exp/tundra:
==> flow/design.v (excerpt) <==
module SUBWAY(
    clk,
    rst_n,
    in_valid,
    init,
    in0,
    in1,
    in2,
    in3,
    out_valid,
    out
);
Size in the first run: roughly 740 cells after synthesis.
make LEC_CHECK=0 ABC_AREA=1 CAP_MARGIN=20 CORE_MARGIN=2 CORE_UTILIZATION=72 CTS_CLUSTER_DIAMETER=238 CTS_CLUSTER_SIZE=25 PLACE_DENSITY_LB_ADDON=0.14 SLEW_MARGIN=20 finish   # period 2.27 ns
run.sh (not shown) runs the stock make flow with config.mk's settings and CLKGATE_MAP_FILE=.
> inputs changed (exp/tundra -> exp/zinc)
# exp/tundra
export LEC_CHECK = 0
export ABC_AREA = 1
export CAP_MARGIN = 20
export CORE_MARGIN = 2
export CORE_UTILIZATION = 72
export CTS_CLUSTER_DIAMETER = 238
export CTS_CLUSTER_SIZE = 25
export PLACE_DENSITY_LB_ADDON = 0.14
export SLEW_MARGIN = 20
create_clock -name core_clock -period 2.27 [get_ports {clk}]
# exp/zinc
export LEC_CHECK = 0
export CAP_MARGIN = 20
export CORE_MARGIN = 2
export CORE_UTILIZATION = 72
export CTS_CLUSTER_SIZE = 25
export SLEW_MARGIN = 20
create_clock -name core_clock -period 2.27 [get_ports {clk}]
## What came out
- Synthesized area in exp/zinc is 2.9% below exp/tundra.
- For exp/tundra, the worst setup path startpoint was cur_pos[0], unlike exp/zinc, where it was cur_pos[1].
- Between exp/zinc and exp/tundra, it is exp/zinc whose layout overhead on the synthesized area is higher, by 3.6 points.
- Final HPWL from detailed placement down about 14% in exp/zinc wrt exp/tundra
- In the tables for exp/tundra and exp/zinc, count of non-CTS inverters in the layout reads higher with exp/tundra.
- exp/zinc: all stages done; final checks FAILED (negative setup slack).
- In the reports for exp/tundra and exp/zinc, the larger global-route track usage on met3 belongs to exp/zinc.
- Changes observed in exp/zinc relative to exp/tundra: number of H-tree levels level; clock input transition at the sequential cells of the worst setup and hold paths level; number of antenna-violating nets in the routed design level; mean area per synthesized cell moved up; summed negative setup slack over all endpoints moved down.
What exp/sierra does differently from exp/zinc at the input level:
# exp/zinc
export LEC_CHECK = 0
export CAP_MARGIN = 20
export CORE_MARGIN = 2
export CORE_UTILIZATION = 72
export CTS_CLUSTER_SIZE = 25
export SLEW_MARGIN = 20
create_clock -name core_clock -period 2.27 [get_ports {clk}]
# exp/sierra
export LEC_CHECK = 0
export CAP_MARGIN = 20
export CORE_MARGIN = 2
export CORE_UTILIZATION = 68
export SLEW_MARGIN = 20
create_clock -name core_clock -period 2.32 [get_ports {clk}]
--- outcome ---
exp/sierra vs exp/zinc: count of inserted tapcells up by a few percent. Compared to exp/zinc, exp/sierra reaches a lower achievable clock. The layout from exp/sierra, despite a flow that completed every stage, fails the layout checks, with the failing checks listed as negative setup slack. Design area is lower on exp/sierra. Worst setup slack was higher in the run labelled exp/zinc. Taking exp/zinc as the reference, in exp/sierra post-detailed-placement cell area saw little to no change; layout overhead on the synthesized area saw a decrease. Higher global placer's final weighted congestion was reported by exp/zinc, not exp/sierra.
Inputs modified between exp/sierra and exp/lagoon:
# exp/sierra
export LEC_CHECK = 0
export CAP_MARGIN = 20
export CORE_MARGIN = 2
export CORE_UTILIZATION = 68
export SLEW_MARGIN = 20
create_clock -name core_clock -period 2.32 [get_ports {clk}]
# exp/lagoon
export LEC_CHECK = 0
export ABC_AREA = 1
export CAP_MARGIN = 20
export CORE_MARGIN = 2
export CORE_UTILIZATION = 71
export SLEW_MARGIN = 20
create_clock -name core_clock -period 1.73 [get_ports {clk}]
exp/lagoon against exp/sierra: core utilization of the finished layout higher; worst setup slack down 0.11 ns.
In the tables for exp/lagoon and exp/sierra, multiplexer area fraction after synthesis reads lower with exp/lagoon.
When exp/lagoon is measured against exp/sierra, its tally of unique sky130hd cells used after synthesis turns out 38% lower.
exp/lagoon completed end to end; final checks failed (negative setup slack).

* * *

run A:
SUBWAY again, from the RTL that the note above started with.
make LEC_CHECK=0 ABC_AREA=1 CAP_MARGIN=20 CORE_MARGIN=2 CORE_UTILIZATION=72 CTS_CLUSTER_SIZE=99 SLEW_MARGIN=20 finish   # period 1.55 ns
Run A finished every stage; the final checks, however, were not passed, the failures being setup timing.
The following lists how run B was set up differently from run A:
- CTS_CLUSTER_DIAMETER newly set to 218
- CTS_CLUSTER_SIZE changed from 99 to 98
- the clock period (ns, I/O delays scaled along) changed from 1.55 to 1.29
==> results <==
- Run B did not make it past clock tree synthesis, where a tool error ended it.
- Per the comparison of run B with run A, placer's final routability congestion estimate went down, cell area after placement went up by 1.1%, fraction of registers with async set or reset after synthesis did not really move, cell count after placement up 11.
Here is what was changed in the inputs of run C compared with run B.
- CAP_MARGIN: 20 -> 35
- ABC_AREA: 1 -> unset
- CTS_CLUSTER_DIAMETER: 218 -> 92
- CTS_CLUSTER_SIZE: 98 -> 30
Results
Run C never completed, since it errored out during global routing.
Die area: run C vs run B down 2.8%
As far as count of library flops with an enable pin goes, run C and run B are indistinguishable; the numbers are identical.
Sequential-to-total area share from yosys stat (run C over run B): increase, 2.0 points
Run C: yosys stat chip area is about 3% lower than what run B reported.
Going from run B to run C, the initial core utilization was found to have gone down by 1.1 points.
Compared with run B, in run C synthesized area moved down, pre-CTS setup slack down 0.27 ns, XOR/XNOR share of the synthesized area now larger.
In run C the post-place instance area turned out 1.2% higher than in run B.
Diff run B -> run C | final RePlAce weighted congestion | increase of about 7%

* * *

## v58
SUBWAY again, from the RTL that the note above started with.
Settings: LEC_CHECK=0, ABC_AREA=0, CAP_MARGIN=35, CORE_ASPECT_RATIO=0.91, CORE_MARGIN=2, CORE_UTILIZATION=72, CTS_CLUSTER_DIAMETER=51, CTS_CLUSTER_SIZE=32, HOLD_SLACK_MARGIN=-0.01, MAX_ROUTING_LAYER=met5, PLACE_DENSITY_LB_ADDON=0.1, SETUP_SLACK_MARGIN=0.53, SLEW_MARGIN=20, TNS_END_PERCENT=50; clock period 1.78 ns.
v58: DPL-0038 in 5_1_grt -> run aborted
Changes in v43 relative to v58:
==> flow/config.mk <==
export PLATFORM = sky130hd
export DESIGN_NAME = SUBWAY
export DESIGN_NICKNAME = SUBWAY
export VERILOG_FILES = /design/flow/design.v
export SDC_FILE = /design/flow/constraint.sdc
export NUM_CORES = 4
export LEC_CHECK = 0
export ABC_AREA = 1
export CAP_MARGIN = 35
export CORE_ASPECT_RATIO = 0.91
export CORE_MARGIN = 2
export CORE_UTILIZATION = 21
export CTS_CLUSTER_DIAMETER = 51
export HOLD_SLACK_MARGIN = 0.14
export MAX_ROUTING_LAYER = met5
export PLACE_DENSITY_LB_ADDON = 0.1
export SETUP_SLACK_MARGIN = -0.03
export SLEW_MARGIN = 20
export TNS_END_PERCENT = 50
### Flow results
v43 and v58: no clean run. v43: flow complete, layout not clean; failing: setup timing. The flow ended early for v58: it failed with a tool error in 5_1_grt. Comparing v43 and v58, total cells reported by yosys after synthesis is higher on v43. From v58 to v43 the numbers moved as follows: final HPWL from detailed placement went up, count of standard-cell rows went up, synthesized area went up, post-cts repair resize count went down. Simple-gate area share of the yosys netlist was lower in the run labelled v43. Fraction of the core area occupied by cells at floorplan (v43 over v58): decrease, 52 points. v43 against v58: yosys synthesis chip area shows an increase of 3.0%, core footprint now larger, AND-OR/OR-AND share of the synthesized area up 3.4 points.
Here is what was changed in the inputs of v30 compared with v43.
--- a/flow/config.mk
+++ b/flow/config.mk
@@ -10,6 +10,7 @@
 export CORE_ASPECT_RATIO = 0.91
 export CORE_MARGIN = 2
-export CORE_UTILIZATION = 21
-export CTS_CLUSTER_DIAMETER = 51
+export CORE_UTILIZATION = 29
+export CTS_CLUSTER_DIAMETER = 388
+export CTS_CLUSTER_SIZE = 98
 export HOLD_SLACK_MARGIN = 0.14
 export MAX_ROUTING_LAYER = met5
Findings:
Compare v43 and v30 | cell area after layout lower: v30
Going from v43 to v30, via count grew slightly.
[compare] base=v43 new=v30: and-or/or-and share of the synthesized area level; number of buffers and inverters on the critical path moved up; cell count moved down; fraction of cell area in non-clock buffers moved down; slack of the worst reg-to-reg path level.
Re global routing usage summed across all routing layers: v30 is 2.2 points up on v43.
Status for v43 and v30: no clean run
The final report for v43 shows a completed flow and a layout that fails verification, specifically setup timing.
Compared with v43, v30 shows initial core utilization higher by 7.9 points.
Wire length reported by the detailed router: v43 and v30 compared, lower one is v30
Power down about 3% in v30 wrt v43
#### Input delta (v55 over v30)
--- a/flow/config.mk
+++ b/flow/config.mk
@@ -10,10 +10,9 @@
 export CORE_ASPECT_RATIO = 0.91
 export CORE_MARGIN = 2
-export CORE_UTILIZATION = 29
-export CTS_CLUSTER_DIAMETER = 388
-export CTS_CLUSTER_SIZE = 98
-export HOLD_SLACK_MARGIN = 0.14
+export CORE_UTILIZATION = 21
+export CTS_CLUSTER_DIAMETER = 51
+export CTS_CLUSTER_SIZE = 30
 export MAX_ROUTING_LAYER = met5
-export PLACE_DENSITY_LB_ADDON = 0.1
+export MIN_ROUTING_LAYER = met2
 export SETUP_SLACK_MARGIN = -0.03
 export SLEW_MARGIN = 20
==> results <==
- Power dissipated by switching net loads essentially unchanged between v55 and v30.
- v55 has more setup slack than v30.
- Between v30 and v55, ratio of final minimum period to clock period is higher for v30, v55 comes in under that.
- In the tables for v30 and v55, worst endpoint data arrival time reads lower with v55.
- Finished, but not clean: v55, with setup timing.
- Compared with v30, via count in v55 increased by more than a quarter.
- Comparing v30 with v55, the sequential cell count came out essentially unchanged.
- Compared to v30, v55 has global-route usage 0.35 points higher.
- Looking at worst IR drop on VDD, v55 sits 0.22 mV above v30.
- Taking v30 as the reference, in v55 part of the power in combinational logic went down 0.7 points, post-layout instance area went up 2.8%.
No activity file was given, so power comes from the tool's default toggle rates.
